Setup of run A:
## DT
module DT(
        input                   clk,
        input                   reset,
        output                  done,
        output                  sti_rd,
        output  [9:0]           sti_addr,
        input   [15:0]          sti_di,
        output                  res_wr,
        output                  res_rd,
        output  reg [13:0]      res_addr,
        output  reg [7:0]       res_do,
        input   [7:0]           res_di
        );
export LEC_CHECK = 0
export ABC_AREA = 1
export CAP_MARGIN = 15
export CELL_PAD_IN_SITES_GLOBAL_PLACEMENT = 0
export CORE_ASPECT_RATIO = 1.32
export CORE_MARGIN = 3
export CORE_UTILIZATION = 23
export CTS_CLUSTER_DIAMETER = 397
export CTS_CLUSTER_SIZE = 48
export GPL_TIMING_DRIVEN = 0
export HOLD_SLACK_MARGIN = 0.27
export MAX_ROUTING_LAYER = met5
export MIN_ROUTING_LAYER = met2
export SETUP_SLACK_MARGIN = -0.52
export SLEW_MARGIN = 15
export TNS_END_PERCENT = 80
create_clock -name core_clock -period 5.28 [get_ports {clk}]
run.sh (not shown) runs the stock make flow with config.mk's settings and CLKGATE_MAP_FILE=.
The flow completed for run A, but it is not clean: the layout still shows negative setup slack.
Modified inputs, run B compared to run A
==> flow/config.mk <==
export PLATFORM = sky130hd
export DESIGN_NAME = DT
export DESIGN_NICKNAME = DT
export VERILOG_FILES = /design/flow/design.v
export SDC_FILE = /design/flow/constraint.sdc
export NUM_CORES = 4
export LEC_CHECK = 0
export ABC_AREA = 1
export CAP_MARGIN = 20
export CORE_MARGIN = 2
export CORE_UTILIZATION = 68
export SETUP_SLACK_MARGIN = -0.22
export SLEW_MARGIN = 20
==> flow/constraint.sdc <==
create_clock -name core_clock -period 6.23 [get_ports {clk}]
set_input_delay 1.2460 -clock core_clock [delete_from_list [all_inputs] [get_ports {clk}]]
set_output_delay 1.2460 -clock core_clock [all_outputs]
set_load 0.01 [all_outputs]
Run B had finished all stages when the layout checks came back failing, citing negative setup slack.
In run B, area growth from synthesis to layout is lower than in run A.
Diff run A -> run B: total wirelength of the detailed-routed design now sits lower, power shows a reduction of 21%, global routing usage on met3 decreased 19 points.
For run C, these inputs were changed with respect to run B:
--- a/flow/config.mk
+++ b/flow/config.mk
@@ -6,8 +6,6 @@
 export NUM_CORES = 4
 export LEC_CHECK = 0
-export ABC_AREA = 1
 export CAP_MARGIN = 20
 export CORE_MARGIN = 2
-export CORE_UTILIZATION = 68
-export SETUP_SLACK_MARGIN = -0.22
+export CORE_UTILIZATION = 40
 export SLEW_MARGIN = 20
==> flow/constraint.sdc <==
create_clock -name core_clock -period 9.0 [get_ports {clk}]
set_input_delay 1.8000 -clock core_clock [delete_from_list [all_inputs] [get_ports {clk}]]
set_output_delay 1.8000 -clock core_clock [all_outputs]
set_load 0.01 [all_outputs]
--- outcome ---
- Run C finished every step from synthesis to the final layout, and the layout passed the timing, design-rule and antenna checks.
- NOTE area of all placed cells without fillers run B->run C decreased by more than 10%
- Run C against run B: chip area from the yosys synthesis statistics went down about 6%; power went down about 27%; number of rows created at floorplan went up 26%.
- Relative to run B, sequential share of layout area has gone up in run C.
diff inputs: run C => run D
--- a/flow/config.mk
+++ b/flow/config.mk
@@ -6,6 +6,13 @@
 export NUM_CORES = 4
 export LEC_CHECK = 0
+export ABC_AREA = 1
 export CAP_MARGIN = 20
+export CORE_ASPECT_RATIO = 0.5
 export CORE_MARGIN = 2
-export CORE_UTILIZATION = 40
+export CORE_UTILIZATION = 68
+export CTS_CLUSTER_DIAMETER = 300
+export CTS_CLUSTER_SIZE = 100
+export GPL_ROUTABILITY_DRIVEN = 1
+export PLACE_DENSITY_LB_ADDON = 0.3
 export SLEW_MARGIN = 20
+export TNS_END_PERCENT = 20
Results
Run D finished all stages; the layout is clean.
Run D ends up with a clock network area share that is 0.34 points lower than in run C.
The clock period minus final worst setup slack of run D falls short of that of run C by 380 ps.
Compared with run C, run D ends up with a larger final cell area.
Inverter tally of the final layout excluding the clock network of run D exceeds that of run C by more than 100%.
Across both runs, flip-flop and latch share of the layout cell area was lower for run D than for run C.
Diff run C -> run D | first-pass GRT wire length | increase of 6400 um


Starting RTL as in the previous note.
export LEC_CHECK = 0
export ABC_AREA = 1
export CAP_MARGIN = 40
export CORE_ASPECT_RATIO = 0.5
export CORE_MARGIN = 2
export CORE_UTILIZATION = 57
export CTS_CLUSTER_DIAMETER = 262
export CTS_CLUSTER_SIZE = 98
export PLACE_DENSITY = 0.35
export SETUP_SLACK_MARGIN = -0.8
export SLEW_MARGIN = 20
export TNS_END_PERCENT = 20
create_clock -name core_clock -period 9.0 [get_ports {clk}]
The starting point passed the timing, design-rule and antenna checks.
==> next run, changes <==
==> flow/config.mk (replaced) <==
export PLATFORM = sky130hd
export DESIGN_NAME = DT
export DESIGN_NICKNAME = DT
export VERILOG_FILES = /design/flow/design.v
export SDC_FILE = /design/flow/constraint.sdc
export NUM_CORES = 4
export LEC_CHECK = 0
export CAP_MARGIN = 25
export CELL_PAD_IN_SITES_GLOBAL_PLACEMENT = 1
export CORE_ASPECT_RATIO = 1.15
export CORE_MARGIN = 3
export CORE_UTILIZATION = 40
export CTS_CLUSTER_SIZE = 65
export GPL_ROUTABILITY_DRIVEN = 0
export PLACE_DENSITY_LB_ADDON = 0.0
export SETUP_SLACK_MARGIN = -0.78
export SLEW_MARGIN = 20
What happened:
- The new run completed with no timing, DRC or antenna violations
- design area came out lower by 4.6%
- total power came out higher by about 4%
- flip-flop count is unchanged
- die size came out higher by 36%
- hold slack improves by 0.0076 ns


Starting RTL as in the previous note.
## DT
module DT(
        input                   clk,
        input                   reset,
        output                  done,
        output                  sti_rd,
        output  [9:0]           sti_addr,
        input   [15:0]          sti_di,
        output                  res_wr,
        output                  res_rd,
        output  reg [13:0]      res_addr,
        output  reg [7:0]       res_do,
        input   [7:0]           res_di
        );
clock: 7.13 ns
lec_check: 0
abc_area: 1
cap_margin: 20
core_margin: 2
core_utilization: 72
cts_cluster_size: 24
place_density: 0.37
setup_slack_margin: 0.79
slew_margin: 20
The starting point ended with an error in 5_1_grt.
Next try:
- CORE_UTILIZATION: 72 -> 68
- CTS_CLUSTER_SIZE: 24 -> default
- PLACE_DENSITY: 0.37 -> default
- SETUP_SLACK_MARGIN: 0.79 -> -0.26
- clock period: 7.13 -> 6.06 ns (I/O delays scaled with it)
Effect: The new run reached the layout checks and failed them: negative setup slack; die size came out higher by 5.7%; synthesized cell count does not change; synthesized area does not change.
Power is estimated from default activity; no workload was simulated.
